==> run a: inputs <==
==> flow/design.v <==
`timescale 1ns / 1ps
module BlockA(
	input a,
	input b,
	input c_in,
	output s,
	output g,
	output p
	);
assign s = a ^ b ^ c_in;
assign g = a & b;
assign p = a | b;
endmodule
module BlockB(
	input c_in,
	input G_ij,
	input G_jk,
	input P_ij,
	input P_jk,
	output c_pass,
	output c_out,
	output G_out,
	output P_out
	);
assign G_out = G_jk | (P_jk & G_ij);
assign P_out = P_jk & P_ij;
assign c_pass = c_in;
assign c_out = G_ij | (P_ij & c_in);
endmodule
`timescale 1ns / 1ps
module EightBitAdder(
    input [7:0] a,
    input [7:0] b,
	 input carry_in,
    output [7:0] s,
    output carry_out
    );
		wire c [0:14];
		wire g [0:14];
		wire p [0:14];
		assign c[14] = carry_in;
		assign carry_out = g[14]|(p[14]&carry_in);
		generate
		genvar i;
			for(i = 0; i<8; i = i+1)
			begin: Block_Generator
				BlockA A(
					.a(a[i]),
					.b(b[i]),
					.s(s[i]),
					.g(g[i]),
					.p(p[i]),
					.c_in(c[i])
					);
				if	(i < 7)
					BlockB B(
						.c_in(c[i+8]),
						.c_pass(c[2*i]),
						.c_out(c[2*i+1]),
						.G_ij(g[2*i]),
						.G_jk(g[2*i+1]),
						.G_out(g[i+8]),
						.P_ij(p[2*i]),
						.P_jk(p[2*i+1]),
						.P_out(p[i+8])
						);
			end
		endgenerate
endmodule
`timescale 1ns / 1ps
module AddSubCLA129Bits(
		input [128:0] a,
		input [128:0] b,
		input add_sub,
		output [128:0] s,
		output carry_out
		);
		wire c [0:254];
		wire g [0:254];
		wire p [0:254];
		wire b_add_sub [128:0];
		wire [1:0] g_con, p_con;
		wire c_con;
		assign carry_out = (g_con[1]|(p_con[1]&add_sub))^add_sub;
		generate
		genvar i;
			for(i = 0; i<129; i = i+1)
			begin: Block_Generator
				if (i < 128)
					BlockA A(
						.a(a[i]),
						.b(b_add_sub[i]),
						.s(s[i]),
						.g(g[i]),
						.p(p[i]),
						.c_in(c[i])
						);
				if	(i < 127)
					BlockB B(
						.c_in(c[i+128]),
						.c_pass(c[2*i]),
						.c_out(c[2*i+1]),
						.G_ij(g[2*i]),
						.G_jk(g[2*i+1]),
						.G_out(g[i+128]),
						.P_ij(p[2*i]),
						.P_jk(p[2*i+1]),
						.P_out(p[i+128])
						);
				assign b_add_sub[i] = b[i]^add_sub;
			end
		endgenerate
		BlockA LastBit_A(
			.a(a[128]),
			.b(b_add_sub[128]),
			.s(s[128]),
			.g(g_con[0]),
			.p(p_con[0]),
			.c_in(c_con)
			);
		BlockB B_08(
			.c_in(add_sub),
			.c_pass(c[254]),
			.c_out(c_con),
			.G_ij(g[254]),
			.G_jk(g_con[0]),
			.G_out(g_con[1]),
			.P_ij(p[254]),
			.P_jk(p_con[0]),
			.P_out(p_con[1])
			);
endmodule
`timescale 1ns / 1ps
module SequentialNonrestoringDivider128Bit(
    input [127:0] dividend_q,
    input [127:0] divisor_m,
    input clk,
	 input reset_n,
    output [127:0] quotient,
	 output [127:0] remainder,
	 output done
    );
	parameter [2:0] 	START = 3'b000,
							SHIFT = 3'b001,
							ACCUM = 3'b010,
							FIX_REMAINDER = 3'b011,
							DONE = 3'b100;
	reg [2:0] state;
	reg [7:0] count;
	reg [127:0] q_shift;
	reg [129:0] a_shift;
	reg add_sub_control;
	wire [129:0] add_sub_out;
	wire [7:0] count_plusone;
	EightBitAdder count_inc (
		.a(count),
		.b(8'b0),
		.carry_in(1'b1),
		.s(count_plusone),
		.carry_out()
		);
	wire add_sub_carry;
	AddSubCLA129Bits add_sub (
		.a(a_shift[128:0]), 
		.b({1'b0, divisor_m}), 
		.add_sub(add_sub_control), 
		.s(add_sub_out[128:0]), 
		.carry_out(add_sub_carry)
		);
	assign add_sub_out[129] = a_shift[129] ^ add_sub_carry;
	always @(posedge clk or negedge reset_n)
	begin
		if (!reset_n) 
			state <= START;
		else
		begin
			case (state)
				START: 			begin
									q_shift <= dividend_q;
									a_shift <= 130'h0;
									add_sub_control <= 1;
									count <= 8'h00;
									state <= SHIFT;
									end
				SHIFT: 			begin
									count <= count + 1;
									{a_shift, q_shift} <= {a_shift[128:0], q_shift, 1'b0};
									state <= ACCUM;
									end
				ACCUM:			begin
									a_shift <= add_sub_out[129:0];
									if (add_sub_out[129])
										begin
										add_sub_control <= 0;
										q_shift[0] <= 0;
										end
									else
										begin
										add_sub_control <= 1;
										q_shift[0] <= 1;
										end
									state <= (count == 8'b10000000)? FIX_REMAINDER : SHIFT;
									end
				FIX_REMAINDER:	begin
									if (a_shift[129])
										begin
										add_sub_control <= 0;
										a_shift <= add_sub_out[129:0];
										state <= FIX_REMAINDER;
										end
									else
										begin
										state <= DONE;
										end
									end
				DONE:				begin
									state <= DONE;
									end
			endcase
		end
	end
	assign done = state[2];
	assign quotient = q_shift;
	assign remainder = a_shift[127:0];
endmodule
==> flow/run.sh <==
#!/bin/bash
# the make line also repeats each setting of config.mk as NAME=value (left out here)
make -C /OpenROAD-flow-scripts/flow DESIGN_CONFIG=/design/flow/config.mk WORK_HOME=/design/flow/orfs CLKGATE_MAP_FILE= finish
==> flow/config.mk <==
export PLATFORM = sky130hd
export DESIGN_NAME = SequentialNonrestoringDivider128Bit
export DESIGN_NICKNAME = SequentialNonrestoringDivider128Bit
export VERILOG_FILES = /design/flow/design.v
export SDC_FILE = /design/flow/constraint.sdc
export NUM_CORES = 4
export LEC_CHECK = 0
export CAP_MARGIN = 20
export CORE_MARGIN = 2
export CORE_UTILIZATION = 65
export HOLD_SLACK_MARGIN = -0.08
export MAX_ROUTING_LAYER = met4
export SLEW_MARGIN = 35
==> flow/constraint.sdc <==
create_clock -name core_clock -period 4.49 [get_ports {clk}]
set_input_delay 0.8980 -clock core_clock [delete_from_list [all_inputs] [get_ports {clk}]]
set_output_delay 0.8980 -clock core_clock [all_outputs]
set_load 0.01 [all_outputs]
==> run b: changes against run a <==
Settings changed: CORE_UTILIZATION 65 to 40, HOLD_SLACK_MARGIN -0.08 to default, MAX_ROUTING_LAYER met4 to default, SLEW_MARGIN 35 to 20.
==> flow/constraint.sdc (replaced) <==
create_clock -name core_clock -period 5.26 [get_ports {clk}]
set_input_delay 1.0520 -clock core_clock [delete_from_list [all_inputs] [get_ports {clk}]]
set_output_delay 1.0520 -clock core_clock [all_outputs]
set_load 0.01 [all_outputs]
==> run c: changes against run a <==
Settings changed: ABC_AREA from default to 1, CORE_UTILIZATION 65 to 72, CTS_CLUSTER_DIAMETER from default to 94, CTS_CLUSTER_SIZE from default to 85, HOLD_SLACK_MARGIN -0.08 to default, MAX_ROUTING_LAYER met4 to default, PLACE_DENSITY from default to 0.4, SETUP_SLACK_MARGIN from default to 0.8, SLEW_MARGIN 35 to 20.
==> flow/constraint.sdc (replaced) <==
create_clock -name core_clock -period 3.27 [get_ports {clk}]
set_input_delay 0.6540 -clock core_clock [delete_from_list [all_inputs] [get_ports {clk}]]
set_output_delay 0.6540 -clock core_clock [all_outputs]
set_load 0.01 [all_outputs]
==> run d: changes against run a <==
Settings changed: CORE_UTILIZATION 65 to 66, MAX_ROUTING_LAYER met4 to default, SLEW_MARGIN 35 to 20.
==> flow/constraint.sdc (replaced) <==
create_clock -name core_clock -period 4.44 [get_ports {clk}]
set_input_delay 0.8880 -clock core_clock [delete_from_list [all_inputs] [get_ports {clk}]]
set_output_delay 0.8880 -clock core_clock [all_outputs]
set_load 0.01 [all_outputs]
==> summary of the runs <==
- In run a the register-to-register slack is worse than in run b, by 0.68 ns.
- Of run a and run b, run b has the higher hold slack (gap 0.025 ns).
- In run b the sequential share of layout area is higher than in run a, by 1.3 points.
- Of run a and run b, run b has the higher clock skew (gap 0.018 ns).
- Die size: run b > run a > run d > run c.
- In run a the cell count is lower than in run b, by 4.3%.
- Between run b and run a, the lower sequential power is in run b (gap 15%, measured against run a).
- Run b produced a clean layout. Run a finished with negative setup slack left. Run d did not get past 5_1_grt. Run c did not get past 4_1_cts, error DPL-0038.
- Synthesized cell count is the same in run a and run b.
- In critical path depth, run b and run a do not differ.
- Routed wire length: run a is larger than run b (19%).
==> figures <==
| quantity | run b | run a | run c | run d |
|---|---|---|---|---|
| Status | finished clean | failed layout checks | aborted with a tool error | aborted with a tool error |
| Last stage reached | - | - | 4_1_cts | 5_1_grt |
| Layout check failures | - | negative setup slack | - | - |
| Longest individual stage delay on the worst path | 0.47 ns | 0.65 ns | - | - |
| Number of non-clock buffers | 644 | 744 | - | - |
| Buffer type at the clock tree root | clkbuf_16 | clkbuf_16 | - | clkbuf_16 |
| Yosys Instances | 2250 | 2250 | 2346 | 2250 |
| Crit path buf inv count | 4 | 4 | - | - |
| Tally of filler cells in the layout | 4722 | 1207 | - | - |
| ANT nets after route | 0 | 0 | - | - |
| Power of the combinational group | 0.000757 W | 0.00110 W | - | - |
| Layout-to-synthesis area ratio | 1.332x | 1.398x | - | - |
| Pre-antenna DRT Iters | 5 | 5 | - | - |
| Height of the chip | 235 µm | 185 µm | 177 µm | 184 µm |
| Post-synthesis cell count | 2250 | 2250 | 2346 | 2250 |
| P_seq | 0.00236 W | 0.00277 W | - | - |
| Number of clock buffers in the layout | 47 | 40 | - | - |
| Data required time at the worst endpoint | 5.54 ns | 4.89 ns | - | - |
| Proportion of power drawn by flip-flops and latches | 0.420 | 0.440 | - | - |
| Post-route cell area | 28500 µm² | 29900 µm² | - | - |
| Origin of the worst setup path | divisor_m[49] | divisor_m[41] | - | - |
| Startpoint type of the worst setup path | primary input | primary input | - | - |
| Total chip power | 0.00562 W | 0.00630 W | - | - |

---

==> inputs of delta <==
RTL: the design.v shown in full above, as it stands there.
Settings: LEC_CHECK=0, CAP_MARGIN=20, CORE_MARGIN=2, CORE_UTILIZATION=66, MAX_ROUTING_LAYER=met4, SLEW_MARGIN=20; clock period 4.44 ns.
run.sh (not shown) runs the stock make flow with config.mk's settings and CLKGATE_MAP_FILE=.
==> pepper (differences from delta) <==
Settings changed: CORE_UTILIZATION 66 to 59, MAX_ROUTING_LAYER met4 to default.
==> flow/constraint.sdc (replaced) <==
create_clock -name core_clock -period 3.54 [get_ports {clk}]
set_input_delay 0.7080 -clock core_clock [delete_from_list [all_inputs] [get_ports {clk}]]
set_output_delay 0.7080 -clock core_clock [all_outputs]
set_load 0.01 [all_outputs]
==> fjord (differences from delta) <==
Settings changed: CELL_PAD_IN_SITES_DETAIL_PLACEMENT from default to 2, CORE_UTILIZATION 66 to 40, CTS_CLUSTER_DIAMETER from default to 37, MAX_ROUTING_LAYER met4 to default, MIN_ROUTING_LAYER from default to met2.
==> flow/constraint.sdc (replaced) <==
create_clock -name core_clock -period 4.89 [get_ports {clk}]
set_input_delay 0.9780 -clock core_clock [delete_from_list [all_inputs] [get_ports {clk}]]
set_output_delay 0.9780 -clock core_clock [all_outputs]
set_load 0.01 [all_outputs]
==> results.txt <==
yosys + openroad results -> outcome=stopped before the end, stopping stage=global routing (5_1_grt), error msg=[ERROR GRT-0232] Routing congestion too high. Check the congestion heatmap in the GUI., root buf cell=clkbuf_16, DPL Wire Length=49.3 mm, Core Util at FP=0.673, die width=184 um, Die Ht=184 um, Die Area=33800 um2, Placement Cell Area=27600 um2, Longest Clk Path Bufs=3
[end of results for delta]
==> results.txt <==
yosys + openroad results -> outcome=finished with violations, SO Viols=negative setup slack, Placement Cell Area=29400 um2, die width=194 um, endpoints failing setup=113, Die Ht=slightly below 200 um, DPL Wire Length=51.6 mm, met3 WL=4.96 mm, Longest Clk Path Bufs=3, clock-pin slew on the worst setup and hold paths=around 0.060 ns, Die Area=between 30000 and 40000 um2, Worst Slack Setup Final=-1.03 ns, vias per inst=5.37, Cell Pwr Density=263 nW/um2, Setup crit start=add_sub_control$_DFFE_PP_
[end of results for pepper]
==> results.txt <==
yosys + openroad results -> die width=235 um, Die Ht=235 um, Placement Cell Area=around 28000 um2, Core Util at FP=0.406, xor+xnor area frac=0.0816, Mapped Cells=between 2000 and 2500, core box area=approximately 53000 um2, outcome=stopped before the end, Die Area=55300 um2, Post-synth EDFFs=267, Yosys chip area=21400 um2, DPL Wire Length=75.3 mm, stopping stage=clock tree synthesis (4_1_cts), error msg=[ERROR DPL-0033] detailed placement checks failed during check placement.
[end of results for fjord]
Power figures rest on the tool's default switching activity, not on a simulated workload.
